==> flow/design.v (excerpt) <==
module testSlave(input clk, input reset,
    input  S_AXI_RREADY,
    output S_AXI_RVALID,
    output[5:0] S_AXI_RID,
    output[31:0] S_AXI_RDATA,
    output[1:0] S_AXI_RRESP,
    output S_AXI_RLAST,
    output S_AXI_ARREADY,
    input  S_AXI_ARVALID,
    input [5:0] S_AXI_ARID,
    input [5:0] S_AXI_ARADDR,
    input [7:0] S_AXI_ARLEN,
    input [2:0] S_AXI_ARSIZE,
    input [1:0] S_AXI_ARBURST,
    output S_AXI_WREADY,
    input  S_AXI_WVALID,
    input [31:0] S_AXI_WDATA,
    input [3:0] S_AXI_WSTRB,
    input  S_AXI_WLAST,
    output S_AXI_AWREADY,
    input  S_AXI_AWVALID,
    input [5:0] S_AXI_AWID,
    input [5:0] S_AXI_AWADDR,
    input [7:0] S_AXI_AWLEN,
    input [2:0] S_AXI_AWSIZE,
    input [1:0] S_AXI_AWBURST,
    input  S_AXI_BREADY,
    output S_AXI_BVALID,
    output[5:0] S_AXI_BID,
    output[1:0] S_AXI_BRESP
);
  reg [1:0] axi_bresp;
  wire[1:0] T0;
  wire[1:0] T1;
  wire T2;
  wire T3;
  wire T4;
  wire T5;
  wire T6;
  reg  axi_bvalid;
  wire T7;
  wire T8;
  wire T9;
  wire T10;
  wire T11;
  wire T12;
  wire T13;
  wire T14;
  wire T15;
  reg  axi_wready;
  wire T16;
  wire T17;
  wire T18;
  wire T19;
  wire T20;
  wire T21;
  wire T22;
  wire T23;
  wire T24;
  wire T25;
  wire T26;
  wire T27;
  wire T28;
  reg  axi_awv_awr_flag;
  wire T29;
  wire T30;
  wire T31;
  wire T32;
  wire T33;
  wire T34;
  wire T35;
  reg  axi_arv_arr_flag;
  wire T36;
  wire T37;
  wire T38;
  wire T39;
  wire T40;
  wire T41;
  wire T42;
  wire T43;
  wire T44;
  wire T45;
  wire T46;
  reg  axi_arready;
  wire T47;
  wire T48;
  wire T49;
  wire T50;
  wire T51;
  wire T52;
  wire T53;
  wire T54;
  reg [7:0] axi_arlen;
  wire[7:0] T55;
  wire[7:0] T56;
  wire T57;
  wire T58;
  wire T59;
  wire T60;
  wire T61;
  wire T62;
  wire T63;
  reg [7:0] axi_arlen_cntr;
  wire[7:0] T64;
  wire[7:0] T65;
  wire[7:0] T66;
  wire[7:0] T67;
  wire T68;
  wire T69;
  wire T70;
  wire T71;
  reg  axi_rvalid;
  wire T72;
  wire T73;
  wire T74;
  wire T75;
  wire T76;
  wire T77;
  wire T78;
  wire T79;
  wire T80;
  wire T81;
  wire T82;
  wire T83;
  wire T84;
  wire T85;
  wire T86;
  wire T87;
  wire T88;
  wire T89;
  wire T90;
  wire T91;
  wire T92;
  wire T93;
  wire T94;
  reg  axi_awready;
  wire T95;
  wire T96;
  wire T97;
  wire T98;
  wire T99;
  wire T100;
  wire T101;
  wire T102;
  wire T103;
  wire T104;
  wire T105;
  ...
For scale: roughly 2000 cells after synthesis, roughly 600 flip-flops, ~26000 µm² of cells after synthesis.
Settings: LEC_CHECK=0, CAP_MARGIN=20, CORE_MARGIN=2, CORE_UTILIZATION=40, GPL_ROUTABILITY_DRIVEN=0, MAX_ROUTING_LAYER=met4, PLACE_DENSITY=0.6, SLEW_MARGIN=20; clock period 3.6 ns.
run.sh (not shown) runs the stock make flow with config.mk's settings and CLKGATE_MAP_FILE=.
The first run ran to the end with no violations.
Then changed:
Settings changed: CORE_UTILIZATION 40 to 48, GPL_ROUTABILITY_DRIVEN 0 to unset, MAX_ROUTING_LAYER met4 to unset.
Clock period 3.6 ns to 3.01 ns, I/O delays scaled along.
The changed run passed the timing, DRC and antenna checks; setup slack degrades by 0.30 ns; sequential cell count does not change; design area rises by 1.0%; final cell count is lower by 4.6%; fmax increases by 11%; sequential power rises by 20%; via count climbs by 1.4%; non-clock buffer count increases by 20; clock skew is about the same; first-iteration DRC count rose by 13%; routed wire length decreases by 1.7%.
Then changed:
Settings changed: CORE_UTILIZATION 48 to 58, PLACE_DENSITY 0.6 to unset.
Clock period 3.01 ns to 1.98 ns, I/O delays scaled along.
After rerunning: The new run finished but fails on setup timing; synthesized area is unchanged; combinational power is higher by well over a third; core utilization climbs by 17 points.
Then changed:
Settings changed: SETUP_SLACK_MARGIN set to 0.6.
Clock period 1.98 ns to 4.2 ns, I/O delays scaled along.
The new run went through all stages and came out clean.
Setup slack is better by 1.4 ns.
Final cell count went down by 8.7%.
Hold slack improved by 0.40 ns.
Via count goes down by 7.8%.
Non-clock buffer count came out lower by 252.
Then changed:
Settings changed: CORE_UTILIZATION 58 to 72, CTS_CLUSTER_SIZE set to 41, PLACE_DENSITY set to 0.65, SETUP_SLACK_MARGIN 0.6 to unset.
Clock period 4.2 ns to 1.67 ns, I/O delays scaled along.
What happened: The changed run completed and failed the layout checks on setup timing; non-clock buffer count rises by 361; global-route usage rose by 19 points; design area goes up by 17%.

---

testSlave again, from the RTL that the note above started with.
clock: 3.34 ns
lec_check: 0
cap_margin: 10
cell_pad_in_sites_global_placement: 2
core_aspect_ratio: 1.95
core_margin: 2
core_utilization: 40
cts_cluster_size: 12
max_routing_layer: met5
min_routing_layer: met2
place_density_lb_addon: 0.26
slew_margin: 25
tns_end_percent: 50
The first run went through all stages and came out clean.
Then changed:
CAP_MARGIN = 20   (was 10)
CELL_PAD_IN_SITES_GLOBAL_PLACEMENT = not set   (was 2)
CORE_ASPECT_RATIO = not set   (was 1.95)
CTS_CLUSTER_SIZE = not set   (was 12)
MAX_ROUTING_LAYER = not set   (was met5)
MIN_ROUTING_LAYER = not set   (was met2)
PLACE_DENSITY = 0.6   (was not set)
PLACE_DENSITY_LB_ADDON = not set   (was 0.26)
SLEW_MARGIN = 20   (was 25)
TNS_END_PERCENT = not set   (was 50)
clock period = 3.6 ns   (was 3.34 ns; I/O delays follow)
What happened: The new run finished clean; routed wire length decreases by 8.1%; power decreases by 6.2%; non-clock buffer count decreases by 4; via count decreases by 24%; area after synthesis stays the same; core utilization is about the same; count of clock-buffer cells in the layout increases by 7; setup slack improved by 250 ps; cell count increases by 0.54%.
Power is estimated from default activity; no workload was simulated.
